==> inputs of trial 88 <==
==> flow/design.v <==
module rtcClkDivider (
	input sys_clk,
	input rst,
	output tick_500Hz,  
	output tick_5s      
);
reg [10:0]counter1;
reg [128:0] counter2;
parameter KEYCHANGE_PERIOD = 5 ;   
localparam [128:0] ctrl = KEYCHANGE_PERIOD*10;
always @(posedge sys_clk) begin
	if (rst) begin
		counter1 <= 0;
		counter2 <= 0;
	end
	else begin
		if (counter1==999) begin
			counter1 <=counter1+1;
		end
		else if (counter1==1999) begin
			counter1 <=0;
		end
		else begin
			counter1<=counter1+1;
		end
		if (counter2==(ctrl/2-1)) begin
			counter2 <=counter2+1;
		end
		else if (counter2==(ctrl-1)) begin
			counter2 <=0;
		end
		else begin
			counter2 <=counter2+1;
		end
	end
end
assign tick_500Hz = !rst && (counter1==999) ;
assign tick_5s = !rst && (counter2==(ctrl/2-1)) ;
endmodule
module timekeeper (
	input clk,     
	input rst,
	input en,
	output[15:0] cur_time	
);
reg [15:0] ct;
always @(posedge clk) begin
	if (rst) begin
		ct <= 0;
	end
	else if (en) begin
		if (ct==16'b1111111111111111) begin
			ct<=0;
		end
		else begin
			ct<=ct+1;
		end
	end
end
assign cur_time =ct ;
endmodule
module hasher (
	input clk,     
	input rst,
	input en,
	input [15:0] cur_time,
	input [15:0] student_id,
	output [15:0] cur_hash	
);
reg [31:0] prev_hash;
reg [15:0] curhash;
always @(*) begin
	prev_hash=cur_hash;
	prev_hash=(cur_time^student_id)-prev_hash;
	prev_hash=prev_hash*prev_hash;
	prev_hash=prev_hash>>8;
	prev_hash=prev_hash & 16'b1111111111111111;
end
always @(posedge clk) begin
	if (rst) begin
		curhash <= 0;
	end
	else if (en) begin
		curhash <= prev_hash[15:0];
	end
end
assign cur_hash = curhash ;
endmodule
module buttonFsm (
	input clk,
	input rst,
	input en,
	input button,    
	output stateful_button
);
reg sb;
reg [1:0] state;
always @(posedge clk) begin
	if (rst) begin
		state <= 0;
	end
	else if (en) begin
	case(state)
	0:
	begin
		if (button) begin
			state <=3;
		end
		else begin
			state <=0;	
		end	
	end
	1:
	begin
		if (button) begin
			state <=2;
		end
		else begin
			state <=1;	
		end	
	end
	2:
	begin
		if (button) begin
			state <=2;
		end
		else begin
			state <=0;	
		end	
	end
	3:
	begin
		if (button) begin
			state <=3;
		end
		else begin
			state <=1;	
		end	
	end
	default: begin
	end
	endcase
	end
end
always @(state or button) begin
	sb=0;
	case(state)
	0:
	begin
		if (button) begin
			sb=1;
		end
		else begin
			sb=0;	
		end	
	end
	1:
	begin
		if (button) begin
			sb=0;
		end
		else begin
			sb=1;	
		end	
	end
	2:
	begin
		if (button) begin
			sb=0;
		end
		else begin
			sb=0;
		end	
	end
	3:
	begin
		if (button) begin
			sb=1;
		end
		else begin
			sb=1;
		end	
	end
	default:
	 begin
	end
	endcase
end
assign stateful_button = sb ;
endmodule
module b16toBCD (
	input [15:0] to_display,
	input enable,
	output [3:0] D5,	
	output [3:0] D4,	
	output [3:0] D3,	
	output [3:0] D2,	
	output [3:0] D1	
);
	reg [15:0] temp;
	reg [3:0] t5;	
	reg [3:0] t4;
	reg [3:0] t3;
	reg [3:0] t2;
	reg [3:0] t1;
	always @(enable or to_display) begin
		temp = to_display ;
		if (enable==0) begin
			t5 = 4'b1111 ;
			t4 = 4'b1111 ;
			t3 = 4'b1111 ;
			t2 = 4'b1111 ;
			t1 = 4'b1111 ;
		end	
		else begin
			t1 = temp % 10 ;
			temp =temp/10 ;
			t2 = temp % 10 ;
			temp =temp/10 ;
			t3 = temp % 10 ;
			temp =temp/10 ;
			t4 = temp % 10 ;
			temp =temp/10 ;
			t5 = temp % 10 ;
		end
	end
	assign D5 =t5 ;
	assign D4 = t4 ;
	assign D3 = t3 ;
	assign D2 =  t2;
	assign D1 = t1 ;
endmodule
module top (
	input sysclk,     
	input rst,        
	input button_in,
	input [15:0] student_id,
	output[3:0] D5_out,	
	output[3:0] D4_out,	
	output[3:0] D3_out,	
	output[3:0] D2_out,	
	output[3:0] D1_out		
);
wire tick500;
wire tick5s;
wire [15:0] curtime;
wire [15:0] curhash;
wire disp;
rtcClkDivider clkd(
	.sys_clk(sysclk),    
	.rst(rst),
	.tick_500Hz(tick500), 
	.tick_5s(tick5s)
	);
timekeeper timekep(
	.clk(sysclk),    
	.rst(rst),
	.en(tick5s),
	.cur_time(curtime)	
	);
hasher hs(
	.clk(sysclk),  
	.rst(rst),
	.en(tick5s),
	.cur_time(curtime),
	.student_id(student_id),
	.cur_hash(curhash)	
	);
buttonFsm button(
	.clk(sysclk),
	.rst(rst),
	.en(tick500),
	.button(button_in),    
	.stateful_button(disp)
	);
b16toBCD display(
	.to_display(curhash),
	.enable(disp),
	.D5(D5_out),	
	.D4(D4_out),
	.D3(D3_out),
	.D2(D2_out),
	.D1(D1_out)
	);
endmodule
==> flow/run.sh <==
#!/bin/bash
# the make line also repeats each setting of config.mk as NAME=value (left out here)
make -C /OpenROAD-flow-scripts/flow DESIGN_CONFIG=/design/flow/config.mk WORK_HOME=/design/flow/orfs CLKGATE_MAP_FILE= finish
==> flow/config.mk <==
export PLATFORM = sky130hd
export DESIGN_NAME = top
export DESIGN_NICKNAME = top
export VERILOG_FILES = /design/flow/design.v
export SDC_FILE = /design/flow/constraint.sdc
export NUM_CORES = 4
export LEC_CHECK = 0
export ABC_AREA = 1
export CAP_MARGIN = 30
export CELL_PAD_IN_SITES_DETAIL_PLACEMENT = 0
export CELL_PAD_IN_SITES_GLOBAL_PLACEMENT = 0
export CORE_ASPECT_RATIO = 0.95
export CORE_MARGIN = 2
export CORE_UTILIZATION = 72
export CTS_CLUSTER_DIAMETER = 218
export CTS_CLUSTER_SIZE = 70
export PLACE_DENSITY = 0.38
export SLEW_MARGIN = 20
export TNS_END_PERCENT = 100
==> flow/constraint.sdc <==
create_clock -name core_clock -period 15.5 [get_ports {sysclk}]
set_input_delay 3.1000 -clock core_clock [delete_from_list [all_inputs] [get_ports {sysclk}]]
set_output_delay 3.1000 -clock core_clock [all_outputs]
set_load 0.01 [all_outputs]
==> inputs of trial 79, as changes to trial 88 <==
Settings changed: CAP_MARGIN 30 to 20, CELL_PAD_IN_SITES_DETAIL_PLACEMENT 0 to unset, CELL_PAD_IN_SITES_GLOBAL_PLACEMENT 0 to unset, CORE_ASPECT_RATIO 0.95 to unset, CORE_UTILIZATION 72 to 71, CTS_CLUSTER_DIAMETER 218 to unset, CTS_CLUSTER_SIZE 70 to 74, HOLD_SLACK_MARGIN set to -0.09, PLACE_DENSITY 0.38 to unset, TNS_END_PERCENT 100 to unset.
==> flow/constraint.sdc (replaced) <==
create_clock -name core_clock -period 12.3 [get_ports {sysclk}]
set_input_delay 2.4600 -clock core_clock [delete_from_list [all_inputs] [get_ports {sysclk}]]
set_output_delay 2.4600 -clock core_clock [all_outputs]
set_load 0.01 [all_outputs]
==> run notes <==
run results: pre-CTS WS=-2.47 ns, Stop Error=[ERROR GRT-0116] Global routing finished with congestion. Check the congestion regions in the DRC Viewer., M2 GR Usage=0.865, row count=66, dpl cell area=0.0279 sq mm, Stop stage=global routing, Core Footprint=0.0325 sq mm, status=aborted with a tool error
That was trial 79.
==> run notes <==
flow finished, numbers: status=failed layout checks, row count=64, SO Faults=setup timing, pre-CTS WS=-0.908 ns, M2 GR Usage=0.689, Final setup viols=7, CP required=12.40 ns, Setup WS post-layout=-1.18 ns
That was trial 88.

========
==> trial 97 <==
Starts from the design.v that is shown in full above.
clock: 25.0 ns
lec_check: 0
abc_area: 1
cap_margin: 20
cell_pad_in_sites_detail_placement: 2
cell_pad_in_sites_global_placement: 3
core_margin: 10
core_utilization: 40
gpl_routability_driven: 1
gpl_timing_driven: 0
max_routing_layer: met4
min_routing_layer: met2
place_density_lb_addon: 0.06
setup_slack_margin: 5.0
slew_margin: 20
run.sh (not shown) runs the stock make flow with config.mk's settings and CLKGATE_MAP_FILE=.
==> trial 76: changes against trial 97 <==
==> flow/config.mk (replaced) <==
export PLATFORM = sky130hd
export DESIGN_NAME = top
export DESIGN_NICKNAME = top
export VERILOG_FILES = /design/flow/design.v
export SDC_FILE = /design/flow/constraint.sdc
export NUM_CORES = 4
export LEC_CHECK = 0
export CAP_MARGIN = 20
export CORE_MARGIN = 2
export CORE_UTILIZATION = 71
export HOLD_SLACK_MARGIN = -0.07
export SLEW_MARGIN = 20
==> flow/constraint.sdc (replaced) <==
create_clock -name core_clock -period 12.7 [get_ports {sysclk}]
set_input_delay 2.5400 -clock core_clock [delete_from_list [all_inputs] [get_ports {sysclk}]]
set_output_delay 2.5400 -clock core_clock [all_outputs]
set_load 0.01 [all_outputs]
==> notes <==
Between trial 97 and trial 76, the lower area after synthesis is in trial 97 (gap 0.35%, measured against trial 76).
Between trial 97 and trial 76, the lower clock power is in trial 97 (gap 41%, measured against trial 76).
Of trial 97 and trial 76, trial 97 has the higher final cell count (gap 17%, measured against trial 76).
Trial 76 completed, yet does not pass: setup timing. Trial 97 produced a clean layout.
Of trial 76 and trial 97, trial 97 has the higher global-route usage (gap 3.0 points).
In trial 76 the final area is larger than in trial 97, by 8.3%.
In trial 97 the sequential power is lower than in trial 76, by 49%.
In trial 97 the non-clock buffer count is lower than in trial 76, by 253.

========
==> yarrow <==
RTL: the design.v shown in full above, as it stands there.
Settings: LEC_CHECK=0, CAP_MARGIN=20, CORE_MARGIN=2, CORE_UTILIZATION=53, CTS_CLUSTER_DIAMETER=394, CTS_CLUSTER_SIZE=98, SLEW_MARGIN=20; clock period 25.0 ns.
==> inputs of xenon, as changes to yarrow <==
- CORE_UTILIZATION: 53 -> 71
- CTS_CLUSTER_DIAMETER: 394 -> 29
- CTS_CLUSTER_SIZE: 98 -> default
- SETUP_SLACK_MARGIN: default -> 3.82
==> flow/constraint.sdc (replaced) <==
create_clock -name core_clock -period 13.2 [get_ports {sysclk}]
set_input_delay 2.6400 -clock core_clock [delete_from_list [all_inputs] [get_ports {sysclk}]]
set_output_delay 2.6400 -clock core_clock [all_outputs]
set_load 0.01 [all_outputs]
==> inputs of garnet, as changes to yarrow <==
- CAP_MARGIN: 20 -> 40
- CELL_PAD_IN_SITES_GLOBAL_PLACEMENT: default -> 2
- CORE_UTILIZATION: 53 -> 40
- CTS_CLUSTER_DIAMETER: 394 -> default
- CTS_CLUSTER_SIZE: 98 -> 100
- PLACE_DENSITY_LB_ADDON: default -> 0.05
- SETUP_SLACK_MARGIN: default -> 5.0
==> results <==
                                                                   yarrow           xenon                   garnet
Clk pwr share                                                        0.102               -                    0.100
Setup bufs post-CTS                                                      0             210                        0
Crit path depth                                                         53               -                       53
Non-CTS buffers                                                         64               -                       82
Signal arrival time at the worst endpoint                         14.79 ns               -                 13.78 ns
Result of the run                                  complete, no violations  did not finish  complete, no violations
Failing step                                                             -         5_1_grt                        -
Kind of start point of the critical path                              flop               -                     flop
Power in sequential cells                                           282 µW               -                   282 µW
Flip-flop and latch share of the layout cell area                   0.1406               -                   0.1388
Non-clock inverter count                                               305               -                      305
Tightest slew margin relative to the limit                          0.2764               -                   0.4273
Post-route core utilization                                         0.5692               -                   0.4388
Setup TNS                                                             0 ns               -                     0 ns
Final critical-path setup slack                                   5.205 ns               -                 6.219 ns

========
==> inputs of run a <==
RTL: the design.v shown in full above, as it stands there.
clock: 25.0 ns
lec_check: 0
cap_margin: 20
core_margin: 2
core_utilization: 30
cts_cluster_diameter: 395
cts_cluster_size: 99
slew_margin: 20
==> run b: changes against run a <==
- CORE_UTILIZATION: 30 -> 71
- CTS_CLUSTER_DIAMETER: 395 -> unset
- CTS_CLUSTER_SIZE: 99 -> unset
- SETUP_SLACK_MARGIN: unset -> -0.02
==> flow/constraint.sdc (replaced) <==
create_clock -name core_clock -period 13.2 [get_ports {sysclk}]
set_input_delay 2.6400 -clock core_clock [delete_from_list [all_inputs] [get_ports {sysclk}]]
set_output_delay 2.6400 -clock core_clock [all_outputs]
set_load 0.01 [all_outputs]
==> impl_metrics.tcl <==
# implementation run metrics
set metrics [dict create \
    status "complete, no violations" \
    met2_length_mm 27.84 \
    startpoint "hs.curhash[13]" \
    grt_pass1_vias 20150 \
    clkPwrFrac_pct 10.4 \
    num_vias 21200 \
    nets 3311 \
    fin_skew_ps 24.02 \
    use_met1_pct 21.07 \
    worst_slack_ps 5294 \
]
Source of the figures above: run a

==> impl_metrics.tcl <==
# implementation run metrics
set metrics [dict create \
    use_met1_pct 48.38 \
    final-setup-viol-count 2 \
    num_vias 24300 \
    nets 3558 \
    failed_checks "setup timing" \
    ios 39 \
    grt_pass1_vias 23460 \
    power_density_nw_per_um2 197.1 \
    critical_path_required_ps 10560 \
    met2_length_mm 34.39 \
    status "finished with violations" \
    clkPwrFrac_pct 9.3 \
    worst_slack_ps -20.98 \
    fin_skew_ps 9.356 \
]
Source of the figures above: run b


========
==> build 24: inputs <==
Starts from the design.v that is shown in full above.
==> flow/config.mk <==
export PLATFORM = sky130hd
export DESIGN_NAME = top
export DESIGN_NICKNAME = top
export VERILOG_FILES = /design/flow/design.v
export SDC_FILE = /design/flow/constraint.sdc
export NUM_CORES = 4
export LEC_CHECK = 0
export CAP_MARGIN = 20
export CORE_MARGIN = 2
export CORE_UTILIZATION = 57
export CTS_CLUSTER_DIAMETER = 365
export CTS_CLUSTER_SIZE = 14
export SLEW_MARGIN = 20
==> flow/constraint.sdc <==
create_clock -name core_clock -period 12.0 [get_ports {sysclk}]
set_input_delay 2.4000 -clock core_clock [delete_from_list [all_inputs] [get_ports {sysclk}]]
set_output_delay 2.4000 -clock core_clock [all_outputs]
set_load 0.01 [all_outputs]
==> inputs of build 16, as changes to build 24 <==
CORE_UTILIZATION = 60   (was 57)
CTS_CLUSTER_DIAMETER = unset   (was 365)
CTS_CLUSTER_SIZE = unset   (was 14)
==> flow/constraint.sdc (replaced) <==
create_clock -name core_clock -period 13.6 [get_ports {sysclk}]
set_input_delay 2.7200 -clock core_clock [delete_from_list [all_inputs] [get_ports {sysclk}]]
set_output_delay 2.7200 -clock core_clock [all_outputs]
set_load 0.01 [all_outputs]
==> inputs of build 72, as changes to build 24 <==
CORE_UTILIZATION = 40   (was 57)
CTS_CLUSTER_DIAMETER = unset   (was 365)
CTS_CLUSTER_SIZE = unset   (was 14)
==> flow/constraint.sdc (replaced) <==
create_clock -name core_clock -period 20.1 [get_ports {sysclk}]
set_input_delay 4.0200 -clock core_clock [delete_from_list [all_inputs] [get_ports {sysclk}]]
set_output_delay 4.0200 -clock core_clock [all_outputs]
set_load 0.01 [all_outputs]
==> inputs of trial 54, as changes to build 24 <==
ABC_AREA = 1   (was unset)
CORE_UTILIZATION = 71   (was 57)
CTS_CLUSTER_DIAMETER = unset   (was 365)
CTS_CLUSTER_SIZE = 40   (was 14)
HOLD_SLACK_MARGIN = -0.09   (was unset)
==> flow/constraint.sdc (replaced) <==
create_clock -name core_clock -period 12.3 [get_ports {sysclk}]
set_input_delay 2.4600 -clock core_clock [delete_from_list [all_inputs] [get_ports {sysclk}]]
set_output_delay 2.4600 -clock core_clock [all_outputs]
set_load 0.01 [all_outputs]
==> comparison table <==
Run status: build 72 timing/DRC/antenna clean; build 24 failed layout checks; build 16 timing/DRC/antenna clean; trial 54 did not finish
Failing step: build 72 -; build 24 -; build 16 -; trial 54 global routing (5_1_grt)
Layout check failures: build 72 -; build 24 negative setup slack; build 16 -; trial 54 -
Flop+latch power: build 72 350 uW; build 24 587 uW; build 16 518 uW; trial 54 -
Placement-stage cell area: build 72 24,630 sq um; build 24 28,610 sq um; build 16 25,330 sq um; trial 54 27,910 sq um
Clock group power: build 72 352 uW; build 24 571 uW; build 16 515 uW; trial 54 -
Worst path arrival time: build 72 14,750 ps; build 24 10,260 ps; build 16 10,490 ps; trial 54 -
Core region area: build 72 57,920 sq um; build 24 40,830 sq um; build 16 38,650 sq um; trial 54 32,540 sq um
Heaviest power group: build 72 combinational cells; build 24 combinational cells; build 16 combinational cells; trial 54 -
CLK BUF: build 72 17; build 24 18; build 16 18; trial 54 -
Class of the most critical hold timing path: build 72 flop to flop; build 24 flop to flop; build 16 flop to flop; trial 54 -
Share of synthesized area occupied by flip-flops and latches: build 72 0.1498; build 24 0.1498; build 16 0.1498; trial 54 0.1503
Synth unique cells: build 72 129; build 24 129; build 16 129; trial 54 61
Routed metal-1 wire length: build 72 28.66 mm; build 24 30.43 mm; build 16 28.02 mm; trial 54 -
Yosys Instances: build 72 3,015; build 24 3,015; build 16 3,015; trial 54 3,544
Post-synthesis compound-gate area fraction: build 72 0.1907; build 24 0.1907; build 16 0.1907; trial 54 0.08891
Worst reg-to-reg path cell count: build 72 41; build 24 42; build 16 45; trial 54 -
End point of the critical path: build 72 D4_out[2]; build 24 D4_out[2]; build 16 D4_out[2]; trial 54 -
Met2 WL: build 72 30.92 mm; build 24 37.42 mm; build 16 32.63 mm; trial 54 -
Simple-gate area share of the yosys netlist: build 72 0.2496; build 24 0.2496; build 16 0.2496; trial 54 0.3527
Worst path depth: build 72 49; build 24 51; build 16 47; trial 54 -
Clock share of power: build 72 0.102; build 24 0.086; build 16 0.099; trial 54 -
Power Combinational: build 72 2.75 mW; build 24 5.48 mW; build 16 4.19 mW; trial 54 -
Power is estimated from default activity; no workload was simulated.
